==> inputs of 04-09 <==
==> flow/design.v (excerpt) <==
module convolution(clk, reset, start, x, y, z, done, mem_rd_adr, mem_rd_data, out_we, out_adr, out_data);
    parameter NUM_FILTERS = 4;
    input clk, reset, start;
    output [7:0] mem_rd_adr;
    input [31:0] mem_rd_data;
    output out_we;
    output [7:0] out_adr;
    output [32*NUM_FILTERS-1:0] out_data;
    input [7:0] x, y, z;
    output done;
    wire rst, rst_acc, mem_en, cntr16_img_en, cntr_filters_en, cntr4_filter_en, adr_sel, filter_wr_en, rst_res_reg;
    wire img_wr_en, row_cntr_en, col_cntr_en, cntr43_en, cntr16_en, img_slice_en, acc_en, cntr_reg4_en, res_buffer_en;
    wire cntr13_en, inc_en, inc_ld, wr_file;
    wire [1:0] mem_offset_sel;
    wire co_cntr16_img, co_cntr4_filter, co_cntr_filters, co_cntr43, co_row_cntr, co_col_cntr, co_cntr16, co_cntr_reg4, co_cntr13;
    wire [7:0] cntr43_res;
    datapath #(NUM_FILTERS) dp(clk, rst, x, y, z, rst_acc, rst_res_reg, mem_en, cntr16_img_en, cntr_filters_en, cntr4_filter_en, filter_wr_en, img_wr_en, cntr43_en, row_cntr_en,
          col_cntr_en, cntr16_en, img_slice_en, acc_en, cntr_reg4_en, res_buffer_en, cntr13_en,
          inc_en, inc_ld, wr_file, adr_sel, mem_offset_sel, co_cntr16_img,
          co_cntr4_filter, co_cntr_filters, co_cntr43, co_row_cntr, co_col_cntr, co_cntr16, co_cntr_reg4, co_cntr13, cntr43_res,
          mem_rd_adr, mem_rd_data, out_we, out_adr, out_data);
    controller cu(clk, reset, start, co_cntr16_img, co_cntr4_filter, co_cntr_filters, co_cntr43, co_row_cntr, co_col_cntr,
                 co_cntr16, co_cntr_reg4, co_cntr13, cntr43_res,
  ...
Settings: LEC_CHECK=0, CAP_MARGIN=20, CORE_MARGIN=2, CORE_UTILIZATION=59, SLEW_MARGIN=20; clock period 4.62 ns.
run.sh (not shown) runs the stock make flow with config.mk's settings and CLKGATE_MAP_FILE=.
==> inputs of 11-28, as changes to 04-09 <==
CELL_PAD_IN_SITES_GLOBAL_PLACEMENT = 3   (was not set)
CORE_ASPECT_RATIO = 1.74   (was not set)
CORE_MARGIN = 5   (was 2)
CORE_UTILIZATION = 17   (was 59)
CTS_CLUSTER_SIZE = 68   (was not set)
GPL_ROUTABILITY_DRIVEN = 1   (was not set)
GPL_TIMING_DRIVEN = 0   (was not set)
MAX_ROUTING_LAYER = met5   (was not set)
MIN_ROUTING_LAYER = met1   (was not set)
SETUP_SLACK_MARGIN = 0.34   (was not set)
SLEW_MARGIN = 35   (was 20)
TNS_END_PERCENT = 5   (was not set)
==> flow/constraint.sdc (replaced) <==
create_clock -name core_clock -period 12.4 [get_ports {clk}]
set_input_delay 2.4800 -clock core_clock [delete_from_list [all_inputs] [get_ports {clk}]]
set_output_delay 2.4800 -clock core_clock [all_outputs]
set_load 0.01 [all_outputs]
==> comparison <==
- In 11-28 the clock-buffer cell count is lower than in 04-09, by 1.
- Of 04-09 and 11-28, 11-28 has the higher clock skew (gap 44 ps).
- Against 11-28, the global-route usage of 04-09 is higher by 17 points.
- Between 04-09 and 11-28, the lower critical path depth is in 04-09 (gap 4).
- Synthesized cell count is the same in 04-09 and 11-28.
- 11-28 completed with no timing, DRC or antenna violations. 04-09 produced a layout that fails on setup timing.
- In 11-28 the non-clock buffer count is lower than in 04-09, by 61.
==> figures <==
metric	04-09	11-28
Result of the run	finished with violations	complete, no violations
Layout check failures	setup timing	-
Required time at the endpoint of the critical path	5230 ps	13060 ps
Number of cells in the finished layout apart from fillers	6986	11.2k
Top routing layer used	met4	met5
Beginning of the worst hold path	dp.cntr16.count[7]$_SDFFE_PP0P_	dp.gen_filters[0].pe.mac1.acc.out[1]$_SDFFE_PP0P_
Global placement routability congestion	0.851	0.936
Count of final setup violators	48	0
Plain + repair buffers	684	623
Number of global-route vias before repair	46.5k	50.3k
P per Cell Area	303 nW/µm²	111 nW/µm²
Worst EP arrival	7690 ps	11480 ps
Overall chip area	132000 µm²	462000 µm²
Flip-flop and latch share of the layout cell area	0.461	0.439
Antenna fix cells	0	81

========
==> inputs of v26 <==
convolution again, from the RTL that the note above started with.
export LEC_CHECK = 0
export CAP_MARGIN = 20
export CORE_MARGIN = 2
export CORE_UTILIZATION = 60
export SLEW_MARGIN = 20
create_clock -name core_clock -period 8.26 [get_ports {clk}]
==> inputs of v37, as changes to v26 <==
Settings changed: ABC_AREA set to 1, CORE_UTILIZATION 60 to 72, CTS_CLUSTER_SIZE set to 63, HOLD_SLACK_MARGIN set to 0.27, PLACE_DENSITY_LB_ADDON set to 0.27.
==> flow/constraint.sdc (replaced) <==
create_clock -name core_clock -period 5.26 [get_ports {clk}]
set_input_delay 1.0520 -clock core_clock [delete_from_list [all_inputs] [get_ports {clk}]]
set_output_delay 1.0520 -clock core_clock [all_outputs]
set_load 0.01 [all_outputs]
==> inputs of v17, as changes to v26 <==
Settings changed: CORE_UTILIZATION 60 to 72, CTS_CLUSTER_SIZE set to 31, PLACE_DENSITY_LB_ADDON set to 0.01, SETUP_SLACK_MARGIN set to 1.89.
==> flow/constraint.sdc (replaced) <==
create_clock -name core_clock -period 6.71 [get_ports {clk}]
set_input_delay 1.3420 -clock core_clock [delete_from_list [all_inputs] [get_ports {clk}]]
set_output_delay 1.3420 -clock core_clock [all_outputs]
set_load 0.01 [all_outputs]
==> qor summary <==
item	v26	v37	v17
Timing endpoint of the critical path	dp.gen_filters[3].pe.mac1.acc.out[10]	dp.gen_filters[3].pe.mac1.acc.out[11]	dp.gen_filters[3].pe.mac1.acc.out[9]
Placed cells	6382	9710	6270
Instance count on the critical path	32	37	31
RSZ-0062 raised after global routing	false	true	true
DP Worst Slack	0.4962 ns	-1.413 ns	-0.5516 ns
Simple share	0.06213	0.1779	0.06213
Non-clock buffering overhead	0.04130	0.08090	0.07173
Number of buffers and inverters on the critical path	7	12	6
Reg2reg end	dp.gen_filters[3].pe.mac1.acc.out[10]	dp.gen_filters[3].pe.mac1.acc.out[11]	dp.gen_filters[3].pe.mac1.acc.out[9]
Comb group	537 uW	1.69 mW	740 uW
DP HPWL	124200 um	151500 um	125200 um
Register share of the cell area	0.4832	0.4571	0.4639
Outcome	finished clean	complete, but fails checks	complete, but fails checks
Reasons for failing layout checks	-	setup timing	setup timing
Final count of negative-setup-slack endpoints	0	48	37
Largest type area fraction	0.5080	0.5012	0.5080

========
==> try-cedar: inputs <==
==> flow/design.v <==
module incrementerby4(clk, en, rst, ld, ld_data, out);
    input clk, en, rst, ld;
    output reg [7:0] out;
    input [7:0] ld_data;
    always @(posedge clk) begin
        if (rst) begin
            out <= ld_data;
        end
        else if (ld) begin
            out <= ld_data;
        end 
        else if (en) begin
            out <= out + 4;
        end
    end
endmodule
module adder (a, b, out);
    input [7:0] a, b;
    output [7:0] out;
    assign out = a + b;    
endmodule
module adder12 (a, b, out);
    input [11:0] a, b;
    output [11:0] out;
    assign out = a + b;    
endmodule
module buffer_4 (clk, wr_en, wr_adr, wr_data, rd_adr, rd_data);
    parameter SIZE = 16;
    input clk, wr_en;
    input [7:0] wr_adr, rd_adr;
    input [31:0] wr_data;
    output [7:0] rd_data;
    reg [7:0] mem [0:SIZE-1];
    assign rd_data = mem[rd_adr];
    always @(posedge clk) begin
        if (wr_en) begin
            mem[wr_adr] <= wr_data[31 : 24];
            mem[wr_adr + 1] <= wr_data[23 : 16];
            mem[wr_adr + 2] <= wr_data[15 : 8];
            mem[wr_adr + 3] <= wr_data[7 : 0];
        end
    end
endmodule
module buffer_8 (clk, wr_en, wr_adr, wr_data, rd_adr, rd_data);
    parameter SIZE = 64;
    input clk, wr_en;
    input [7:0] wr_adr, rd_adr;
    input [31:0] wr_data;
    output [31:0] rd_data;
    reg [7:0] mem [0:SIZE-1];
    assign rd_data = {mem[rd_adr], mem[rd_adr + 1], mem[rd_adr + 2], mem[rd_adr + 3]};
    always @(posedge clk) begin
        if (wr_en) begin
            mem[wr_adr] <= wr_data[31 : 24];
            mem[wr_adr + 1] <= wr_data[23 : 16];
            mem[wr_adr + 2] <= wr_data[15 : 8];
            mem[wr_adr + 3] <= wr_data[7 : 0];
        end
    end
endmodule
module counter #(parameter MAX_COUNT = 16)(clk, rst, en, carry, count);
    input clk, rst, en;
    output reg carry;
    output reg [7:0] count;
    always @(posedge clk) begin
        if (rst) begin
            count <= 0;
        end
        else if (en) begin
            if (count == MAX_COUNT - 1) begin
                count <= 0;
            end
            else begin
                count <= count + 1;
            end
        end
    end
    assign carry = (count == MAX_COUNT - 1);
endmodule
module decoder (a, out);
    parameter N = 4;
    input [7:0] a;
    output reg [N-1:0] out;
    reg [N-1:0] i;
    always @(*) begin
        for (i = 0; i < N; i = i + 1) begin
            if (i == a) begin
                out[i] = 1;
            end
            else begin
                out[i] = 0;
            end
        end
    end
endmodule
module multiplier (a, b, out);
    input [7:0] a, b;
    wire [15:0] result;
    assign result = a * b;
    output [7:0] out;
    assign out = {result[15:8]};
endmodule
module mux2_1 (a, b, sel, out);
    input [7:0] a, b;
    input sel;
    output [7:0] out;
    assign out = sel ? a : b;
endmodule
module register1word(clk, en, rst, write_data, out);
    input clk, en, rst;
    input [11:0] write_data;
    output reg [11:0] out;
    always @(posedge clk) begin
        if (rst) begin
            out <= 0;
        end else if (en) begin
            out <= write_data;
        end
    end
endmodule
module register4word(clk, en, rst, addr, write_data, out);
    input clk, en, rst;
    input [7:0] addr;
    input [7:0] write_data;
    reg [7:0] data [0:3];
    output [31:0] out;
    always @(posedge clk) begin
        if (rst) begin
            data[0] <= 0;
            data[1] <= 0;
            data[2] <= 0;
            data[3] <= 0;
        end 
        else if (en) begin
            data[addr] <= write_data;
        end
    end
    assign out = {data[0], data[1], data[2], data[3]};
endmodule
module mac (clk, rst, rst_acc, acc_en, img_pixel, filter_value, out);
    input clk, rst, rst_acc, acc_en;
    input [7:0] img_pixel, filter_value;
    output [7:0] out;
    wire [11:0] acc_out, acc_in;
    wire [7:0] mult_res;
    multiplier mult(img_pixel, filter_value, mult_res);
    adder12 addr4({4'b0000, mult_res}, acc_out, acc_in);
    register1word acc(clk, acc_en, rst | rst_acc, acc_in, acc_out);
    assign out = acc_out[11:4];
endmodule
module PE (clk, rst, rst_acc, rst_res_reg, res_buffer_en, acc_en,
           img_pixel, filter_value, res_index, out);
    input clk, rst, rst_acc, rst_res_reg, acc_en, res_buffer_en;
    input [7:0] img_pixel, filter_value, res_index;
    output [31:0] out;
    wire [7:0] mac_out;
    mac mac1 (clk, rst, rst_acc, acc_en, img_pixel, filter_value, mac_out);
    register4word res_buffer(clk, res_buffer_en, rst | rst_res_reg, res_index, mac_out, out);
endmodule
module controller(clk, reset, start, co_cntr16_img, co_cntr4_filter, co_cntr_filters,
                 co_cntr43, co_row_cntr, co_col_cntr, co_cntr16, co_cntr_reg4, co_cntr13, cntr43_res,
                 rst, rst_acc, rst_res_reg, mem_en, cntr16_img_en, cntr_filters_en, cntr4_filter_en, wr_file, adr_sel, mem_offset_sel, filter_wr_en,
                 img_wr_en, row_cntr_en, col_cntr_en, cntr43_en, cntr16_en, img_slice_en, acc_en, cntr_reg4_en, res_buffer_en,
                 cntr13_en, inc_en, inc_ld, done);
    input clk, reset, start;
    output reg rst, mem_en, cntr16_img_en, cntr_filters_en, cntr4_filter_en, adr_sel, filter_wr_en, wr_file;
    output reg img_wr_en, row_cntr_en, col_cntr_en, cntr43_en, cntr16_en, img_slice_en, acc_en, cntr_reg4_en, res_buffer_en;
    output reg cntr13_en, inc_en, inc_ld, done, rst_acc, rst_res_reg;
    output reg[1:0] mem_offset_sel;
    input co_cntr16_img, co_cntr4_filter, co_cntr_filters, co_cntr43, co_row_cntr, co_col_cntr, co_cntr16, co_cntr_reg4, co_cntr13;
    input [7:0] cntr43_res;
    reg[3:0] ns;
    reg[3:0] ps;
    always @(*) begin
        case(ps)
            4'b0000:   ns <= ~start ? 4'b0000 : 4'b0001;
            4'b0001:   ns <= start ? 4'b0001 : 4'b0010;
            4'b0010:   ns <= ~co_cntr4_filter ? 4'b0010 : 4'b1011;
            4'b1011:   ns <= ~co_cntr_filters ? 4'b0010 : 4'b0011;
            4'b0011:   ns <= ~co_cntr16_img ? 4'b0011 : 4'b0100;
            4'b0100:   ns <= ~co_row_cntr ? 4'b0100 : 4'b0101;
            4'b0101:   ns <= ~co_cntr16 ? 4'b0101 : 4'b0110;
            4'b0110 :  ns <= (cntr43_res == 42 || co_cntr_reg4) ? 4'b0111 : 4'b1010;
            4'b0111 : ns <= co_cntr43 ? 4'b1001 : 4'b1010;
            4'b1010 : ns <= ~co_cntr13 ? 4'b0100 : 4'b1000;
            4'b1000 : ns <= 4'b0011; 
            4'b1001: ns <= 4'b0000;
            default: ns <= 4'b0000;
        endcase
    end
    always @(*) begin
        {rst, mem_en, cntr16_img_en, cntr_filters_en, cntr4_filter_en, adr_sel, filter_wr_en,
        img_wr_en, row_cntr_en, col_cntr_en, cntr43_en, cntr16_en, img_slice_en, acc_en,
        cntr_reg4_en, res_buffer_en, cntr13_en, inc_en, inc_ld, done, mem_offset_sel, wr_file, rst_acc, rst_res_reg} = 0;
        case(ps)
            4'b0001:begin  rst = 1; inc_ld = 1;   end
            4'b0010: begin cntr4_filter_en = 1; adr_sel = 1; filter_wr_en = 1; mem_offset_sel = 0; end
            4'b0011 : begin  cntr16_img_en = 1; img_wr_en = 1; mem_offset_sel = 1;  end
            4'b1011: begin cntr_filters_en = 1; end
            4'b0100: begin row_cntr_en = 1; img_slice_en = 1; end
            4'b0101: begin acc_en = 1; cntr16_en = 1; end
            4'b0110: begin cntr_reg4_en = 1; res_buffer_en = 1; rst_acc = 1;end
            4'b0111: begin mem_en = 1; cntr43_en = 1; mem_offset_sel = 2; rst_res_reg = 1; end
            4'b1010: begin col_cntr_en = 1; cntr13_en = 1; end
            4'b1000: begin inc_en = 1; end
            4'b1001: begin done = 1; wr_file = 1; end
        endcase
    end
    always @(posedge clk) begin
         if (reset)
             ps <= 4'b0000;
         else
             ps <= ns;
     end
endmodule
module datapath(clk, rst, x, y, z, rst_acc, rst_res_reg, mem_en, cntr16_img_en, cntr_filters_en,
          cntr4_filter_en, filter_wr_en, img_wr_en, cntr43_en, row_cntr_en,
          col_cntr_en, cntr16_en, img_slice_en, acc_en, cntr_reg4_en, res_buffer_en, cntr13_en,
          inc_en, inc_ld, wr_file, adr_sel, mem_offset_sel, co_cntr16_img,
          co_cntr4_filter, co_cntr_filters, co_cntr43, co_row_cntr, co_col_cntr, co_cntr16, co_cntr_reg4, co_cntr13, cntr43_res,
          mem_rd_adr, mem_rd_data, out_we, out_adr, out_data);
    parameter NUM_FILTERS = 4;
    input clk, rst, mem_en, cntr16_img_en, cntr_filters_en, cntr4_filter_en, adr_sel, filter_wr_en, wr_file;
    input img_wr_en, row_cntr_en, col_cntr_en, cntr43_en, cntr16_en, img_slice_en, acc_en, cntr_reg4_en, res_buffer_en;
    input cntr13_en, inc_en, inc_ld, rst_acc, rst_res_reg;
    input [1:0] mem_offset_sel;
    input [7:0] x,y,z;
    output co_cntr16_img, co_cntr4_filter, co_cntr_filters, co_cntr43, co_row_cntr, co_col_cntr, co_cntr16, co_cntr_reg4, co_cntr13;
    output [7:0] cntr43_res;
    output [7:0] mem_rd_adr;
    input [31:0] mem_rd_data;
    output out_we;
    output [7:0] out_adr;
    output [32*NUM_FILTERS-1:0] out_data;
    wire[NUM_FILTERS - 1: 0] filters_wr_en;
    wire [7:0] mem_wr_adr, mem_offset_out, cntr4_filter_res, cntr16_img_res, mem_cntr_res;
    wire [7:0] img_rd_adr, row_cntr_res, col_cntr_res, cntr16_res, img_slice_rd_data;
    wire [7:0] mult_res, cntr_reg4_res, cntr13_res, x_offset;
    wire [31:0] img_rd_data;
    wire [7:0] filters_rd_data[0:NUM_FILTERS-1], filter_adr, cntr_filters_res, mem_filter_adr;
    assign out_we = mem_en;
    assign out_adr = mem_wr_adr;
    assign mem_offset_out = (mem_offset_sel == 0) ? y :
                            (mem_offset_sel == 1) ? x_offset :
                            (mem_offset_sel == 2) ? z : 0;
    counter #(NUM_FILTERS) cntr_filters(clk, rst, cntr_filters_en, co_cntr_filters, cntr_filters_res);
    decoder #(NUM_FILTERS) dcdr(cntr_filters_res, filters_wr_en);
    counter #(4) cntr4_filter (clk, rst, cntr4_filter_en, co_cntr4_filter, cntr4_filter_res);
    counter #(16) cntr16_img (clk, rst, cntr16_img_en, co_cntr16_img, cntr16_img_res);
    mux2_1 mux(mem_filter_adr, cntr16_img_res, adr_sel, mem_cntr_res);
    adder addr1(mem_offset_out, mem_cntr_res, mem_rd_adr);
    adder addr5(cntr4_filter_res, cntr_filters_res << 2, mem_filter_adr);
    genvar i;
    generate
        for (i = 0; i < NUM_FILTERS; i = i + 1) begin : gen_filters
            buffer_4 filter_buffer(clk, filters_wr_en[i] & filter_wr_en, cntr4_filter_res << 2, mem_rd_data, cntr16_res, filters_rd_data[i]);
            PE pe(clk, rst, rst_acc, rst_res_reg, res_buffer_en, acc_en,
                  img_slice_rd_data, filters_rd_data[i], cntr_reg4_res, out_data[32*i +: 32]);
        end
    endgenerate
    buffer_8 img_buffer(clk, img_wr_en, cntr16_img_res << 2, mem_rd_data, img_rd_adr, img_rd_data);
    counter #(43) cntr43 (clk, rst, cntr43_en, co_cntr43, cntr43_res);
    adder addr2(cntr43_res, mem_offset_out, mem_wr_adr);
    counter #(4) row_cntr (clk, rst, row_cntr_en, co_row_cntr, row_cntr_res);
    counter #(13) col_cntr (clk, rst, col_cntr_en, co_col_cntr, col_cntr_res);
    adder addr3(row_cntr_res << 4, col_cntr_res, img_rd_adr);
    counter #(16) cntr16 (clk, rst, cntr16_en, co_cntr16, cntr16_res);
    buffer_4 img_slice(clk, img_slice_en, row_cntr_res << 2, img_rd_data, cntr16_res, img_slice_rd_data);
    counter #(4) cntr_reg4 (clk, rst, cntr_reg4_en, co_cntr_reg4, cntr_reg4_res);
    counter #(13) cntr13 (clk, rst, cntr13_en, co_cntr13, cntr13_res);
    incrementerby4 inc(clk, inc_en, rst, inc_ld, x, x_offset);
endmodule
module convolution(clk, reset, start, x, y, z, done, mem_rd_adr, mem_rd_data, out_we, out_adr, out_data);
    parameter NUM_FILTERS = 4;
    input clk, reset, start;
    output [7:0] mem_rd_adr;
    input [31:0] mem_rd_data;
    output out_we;
    output [7:0] out_adr;
    output [32*NUM_FILTERS-1:0] out_data;
    input [7:0] x, y, z;
    output done;
    wire rst, rst_acc, mem_en, cntr16_img_en, cntr_filters_en, cntr4_filter_en, adr_sel, filter_wr_en, rst_res_reg;
    wire img_wr_en, row_cntr_en, col_cntr_en, cntr43_en, cntr16_en, img_slice_en, acc_en, cntr_reg4_en, res_buffer_en;
    wire cntr13_en, inc_en, inc_ld, wr_file;
    wire [1:0] mem_offset_sel;
    wire co_cntr16_img, co_cntr4_filter, co_cntr_filters, co_cntr43, co_row_cntr, co_col_cntr, co_cntr16, co_cntr_reg4, co_cntr13;
    wire [7:0] cntr43_res;
    datapath #(NUM_FILTERS) dp(clk, rst, x, y, z, rst_acc, rst_res_reg, mem_en, cntr16_img_en, cntr_filters_en, cntr4_filter_en, filter_wr_en, img_wr_en, cntr43_en, row_cntr_en,
          col_cntr_en, cntr16_en, img_slice_en, acc_en, cntr_reg4_en, res_buffer_en, cntr13_en,
          inc_en, inc_ld, wr_file, adr_sel, mem_offset_sel, co_cntr16_img,
          co_cntr4_filter, co_cntr_filters, co_cntr43, co_row_cntr, co_col_cntr, co_cntr16, co_cntr_reg4, co_cntr13, cntr43_res,
          mem_rd_adr, mem_rd_data, out_we, out_adr, out_data);
    controller cu(clk, reset, start, co_cntr16_img, co_cntr4_filter, co_cntr_filters, co_cntr43, co_row_cntr, co_col_cntr,
                 co_cntr16, co_cntr_reg4, co_cntr13, cntr43_res,
                 rst, rst_acc, rst_res_reg, mem_en, cntr16_img_en, cntr_filters_en, cntr4_filter_en, wr_file, adr_sel, mem_offset_sel, filter_wr_en,
                 img_wr_en, row_cntr_en, col_cntr_en, cntr43_en, cntr16_en, img_slice_en, acc_en, cntr_reg4_en, res_buffer_en,
                 cntr13_en, inc_en, inc_ld, done);
endmodule
==> flow/run.sh <==
#!/bin/bash
# the make line also repeats each setting of config.mk as NAME=value (left out here)
make -C /OpenROAD-flow-scripts/flow DESIGN_CONFIG=/design/flow/config.mk WORK_HOME=/design/flow/orfs CLKGATE_MAP_FILE= finish
==> flow/config.mk <==
export PLATFORM = sky130hd
export DESIGN_NAME = convolution
export DESIGN_NICKNAME = convolution
export VERILOG_FILES = /design/flow/design.v
export SDC_FILE = /design/flow/constraint.sdc
export NUM_CORES = 4
export LEC_CHECK = 0
export CAP_MARGIN = 20
export CORE_MARGIN = 2
export CORE_UTILIZATION = 72
export CTS_CLUSTER_SIZE = 63
export HOLD_SLACK_MARGIN = 0.27
export PLACE_DENSITY_LB_ADDON = 0.0
export SLEW_MARGIN = 20
==> flow/constraint.sdc <==
create_clock -name core_clock -period 6.32 [get_ports {clk}]
set_input_delay 1.2640 -clock core_clock [delete_from_list [all_inputs] [get_ports {clk}]]
set_output_delay 1.2640 -clock core_clock [all_outputs]
set_load 0.01 [all_outputs]
==> try-garnet (differences from try-cedar) <==
==> flow/config.mk (replaced) <==
export PLATFORM = sky130hd
export DESIGN_NAME = convolution
export DESIGN_NICKNAME = convolution
export VERILOG_FILES = /design/flow/design.v
export SDC_FILE = /design/flow/constraint.sdc
export NUM_CORES = 4
export LEC_CHECK = 0
export ABC_AREA = 1
export CAP_MARGIN = 20
export CORE_MARGIN = 2
export CORE_UTILIZATION = 63
export CTS_CLUSTER_SIZE = 97
export SLEW_MARGIN = 20
==> flow/constraint.sdc (replaced) <==
create_clock -name core_clock -period 4.59 [get_ports {clk}]
set_input_delay 0.9180 -clock core_clock [delete_from_list [all_inputs] [get_ports {clk}]]
set_output_delay 0.9180 -clock core_clock [all_outputs]
set_load 0.01 [all_outputs]
==> job_summary.md <==
### Yosys + OpenROAD results

| Metric | Value |
|---|---|
| Status | failed layout checks |
| Fail Reasons | setup timing |
| Met3 usage | 0.0997 |
| # setup viols final | 41 |
| Post-DP HPWL | 125000 um |
| Worst Slack Setup Final | -1.04 ns |
That was try-cedar.
==> job_summary.md <==
### Yosys + OpenROAD results

| Metric | Value |
|---|---|
| Worst Slack Setup Final | -1.93 ns |
| Fail Reasons | setup timing |
| Met3 usage | 0.0910 |
| Status | failed layout checks |
| # setup viols final | 49 |
That was try-garnet.
Power and IR drop assume default switching activity.
